==> inputs of v24 <==
## cnm_top
module cnm_top (
    input  logic               clk,
    input  logic               rst,
    input  logic               in_valid,
    input  logic signed [7:0]  rea,
    input  logic signed [7:0]  ima,
    input  logic signed [7:0]  req,
    input  logic signed [7:0]  imq,
    output logic               out_valid,
    output logic signed [15:0] rep,
    output logic signed [15:0] imp
);
    logic signed [7:0]  rea_r, ima_r, req_r, imq_r;
    logic               valid_r;
    logic signed [15:0] rep_c, imp_c;
    cnm cnm (.rep(rep_c), .imp(imp_c), .rea(rea_r), .ima(ima_r), .req(req_r), .imq(imq_r));
    always_ff @(posedge clk) begin
        rea_r <= rea;
        ima_r <= ima;
        req_r <= req;
        imq_r <= imq;
        rep   <= rep_c;
        imp   <= imp_c;
        if (rst) begin
            valid_r   <= 1'b0;
            out_valid <= 1'b0;
        end else begin
            valid_r   <= in_valid;
            out_valid <= valid_r;
        end
    end
endmodule
clock: 1.47 ns
lec_check: 0
abc_area: 1
cap_margin: 40
cell_pad_in_sites_detail_placement: 0
core_margin: 2
core_utilization: 70
cts_cluster_diameter: 231
cts_cluster_size: 15
gpl_timing_driven: 1
setup_slack_margin: -0.07
slew_margin: 40
tns_end_percent: 20
run.sh (not shown) runs the stock make flow with config.mk's settings and CLKGATE_MAP_FILE=.
==> v22: changes against v24 <==
ABC_AREA = unset   (was 1)
CAP_MARGIN = 20   (was 40)
CELL_PAD_IN_SITES_DETAIL_PLACEMENT = unset   (was 0)
CORE_UTILIZATION = 40   (was 70)
CTS_CLUSTER_DIAMETER = unset   (was 231)
CTS_CLUSTER_SIZE = 84   (was 15)
GPL_TIMING_DRIVEN = unset   (was 1)
SETUP_SLACK_MARGIN = 0.07   (was -0.07)
SLEW_MARGIN = 20   (was 40)
TNS_END_PERCENT = unset   (was 20)
==> flow/constraint.sdc (replaced) <==
create_clock -name core_clock -period 7.0 [get_ports {clk}]
set_input_delay 1.4000 -clock core_clock [delete_from_list [all_inputs] [get_ports {clk}]]
set_output_delay 1.4000 -clock core_clock [all_outputs]
set_load 0.01 [all_outputs]
==> v11: changes against v24 <==
CAP_MARGIN = 20   (was 40)
CELL_PAD_IN_SITES_DETAIL_PLACEMENT = unset   (was 0)
CORE_UTILIZATION = 72   (was 70)
CTS_CLUSTER_DIAMETER = 41   (was 231)
CTS_CLUSTER_SIZE = 71   (was 15)
GPL_TIMING_DRIVEN = unset   (was 1)
PLACE_DENSITY_LB_ADDON = 0.26   (was unset)
SETUP_SLACK_MARGIN = 1.89   (was -0.07)
SLEW_MARGIN = 20   (was 40)
TNS_END_PERCENT = unset   (was 20)
==> flow/constraint.sdc (replaced) <==
create_clock -name core_clock -period 6.54 [get_ports {clk}]
set_input_delay 1.3080 -clock core_clock [delete_from_list [all_inputs] [get_ports {clk}]]
set_output_delay 1.3080 -clock core_clock [all_outputs]
set_load 0.01 [all_outputs]
==> summary of the runs <==
v11 failed in global routing (DPL-0038). v24 never finished: it broke off in clock tree synthesis, error DPL-0038. v22 completed without violations. Synthesized area is the same in v11 and v24. Against v22, the synthesized cell count of v24 is higher by 32%. Between v11 and v24, the lower die size is in v11 (gap 2.7%, measured against v24).
==> figures <==
Status: v24 aborted with a tool error; v22 finished clean; v11 aborted with a tool error
Stage where the flow stopped: v24 clock tree synthesis; v22 -; v11 global routing
Post-synth seq share: v24 9.717%; v22 10.60%; v11 9.717%
Root Buffer: v24 -; v22 sky130_fd_sc_hd__clkbuf_16; v11 sky130_fd_sc_hd__clkbuf_16
Count of buffers added by post-CTS timing repair for setup: v24 -; v22 3; v11 101
Number of buffers inserted during clock tree synthesis: v24 -; v22 9; v11 9
Most numerous cell in the Yosys netlist: v24 sky130_fd_sc_hd__nand2_1; v22 sky130_fd_sc_hd__nor2_1; v11 sky130_fd_sc_hd__nand2_1
Area fraction in compound gates: v24 8.787%; v22 15.25%; v11 8.787%
Fraction of synthesized cell area taken by the top area cell type: v24 17.85%; v22 19.47%; v11 17.85%
Syn Nets: v24 2428; v22 1915; v11 2428
Count of hold-fix buffers inserted at cts: v24 -; v22 0; v11 0
Per-instance average area after synthesis: v24 6.387 um^2; v22 7.714 um^2; v11 6.387 um^2
Mapped Cells: v24 2129; v22 1616; v11 2129
Mux cell area share: v24 0%; v22 0.4115%; v11 0%
H-tree level count: v24 -; v22 3; v11 3
Adder and majority gate portion of the synthesized area: v24 28.16%; v22 30.71%; v11 28.16%
Pre-CTS setup slack: v24 -5.250 ns; v22 -0.1264 ns; v11 0.08958 ns
Die boundary width: v24 143.4 um; v22 180.5 um; v11 141.4 um
Placer congestion estimate: v24 0.9913; v22 0.8833; v11 0.9856
DP HPWL: v24 46.10 mm; v22 27.59 mm; v11 32.40 mm
YS chip area: v24 13600 um^2; v22 12470 um^2; v11 13600 um^2
Die boundary height: v24 143.4 um; v22 180.5 um; v11 141.4 um

==> inputs of run a <==
cnm_top again, from the RTL that the note above started with.
clock: 1.8 ns
lec_check: 0
abc_area: 1
cap_margin: 0
cell_pad_in_sites_detail_placement: 0
core_margin: 5
core_utilization: 70
cts_cluster_size: 15
gpl_timing_driven: 1
place_density_lb_addon: 0.01
setup_slack_margin: 0.26
slew_margin: 40
tns_end_percent: 20
==> run b (differences from run a) <==
==> flow/config.mk (replaced) <==
export PLATFORM = sky130hd
export DESIGN_NAME = cnm_top
export DESIGN_NICKNAME = cnm_top
export VERILOG_FILES = /design/flow/design.v
export SDC_FILE = /design/flow/constraint.sdc
export NUM_CORES = 4
export LEC_CHECK = 0
export CAP_MARGIN = 20
export CORE_MARGIN = 2
export CORE_UTILIZATION = 45
export SLEW_MARGIN = 20
==> flow/constraint.sdc (replaced) <==
create_clock -name core_clock -period 6.85 [get_ports {clk}]
set_input_delay 1.3700 -clock core_clock [delete_from_list [all_inputs] [get_ports {clk}]]
set_output_delay 1.3700 -clock core_clock [all_outputs]
set_load 0.01 [all_outputs]
==> qor summary <==
	run a	run b
Result of the run	did not finish	no timing/DRC/antenna violations
Stage where the flow stopped	4_1_cts	-
Cell area reported after detailed placement	0.0181 sq mm	0.0147 sq mm
Share of cell area taken by muxes after synthesis	0%	0.412%
Cell Area, Synth	0.0136 sq mm	0.0125 sq mm
Yosys Chip Area	0.0136 sq mm	0.0125 sq mm
Seq/Total Area, Yosys	9.72%	10.6%
Avg Synthesized Cell Area	6.39 sq um	7.71 sq um
Most common cell in the netlist	sky130_fd_sc_hd__nand2_1	sky130_fd_sc_hd__nor2_1
AND-OR/OR-AND share of the synthesized area	8.79%	15.2%
Area fraction in full adders, half adders and majority gates	28.2%	30.7%
Final estimated routing congestion in global placement	0.988	0.872
Yosys Instances	2129	1616
Xor/xnor cell area share of the yosys netlist	10.7%	18.2%
Chip Width	149 microns	170 microns
Setup slack at placement	-4.80 ns	-0.103 ns
Half-perimeter wire length after placement	43300 microns	27300 microns
Number of instances in the placed design	2839	2174
Effective utilization at floorplan	70.6%	46.0%
Vert. Die Dim	149 microns	170 microns
Area share of and/or/nand/nor cells after synthesis	30.9%	18.9%
Net Count, Synth	2428	1915
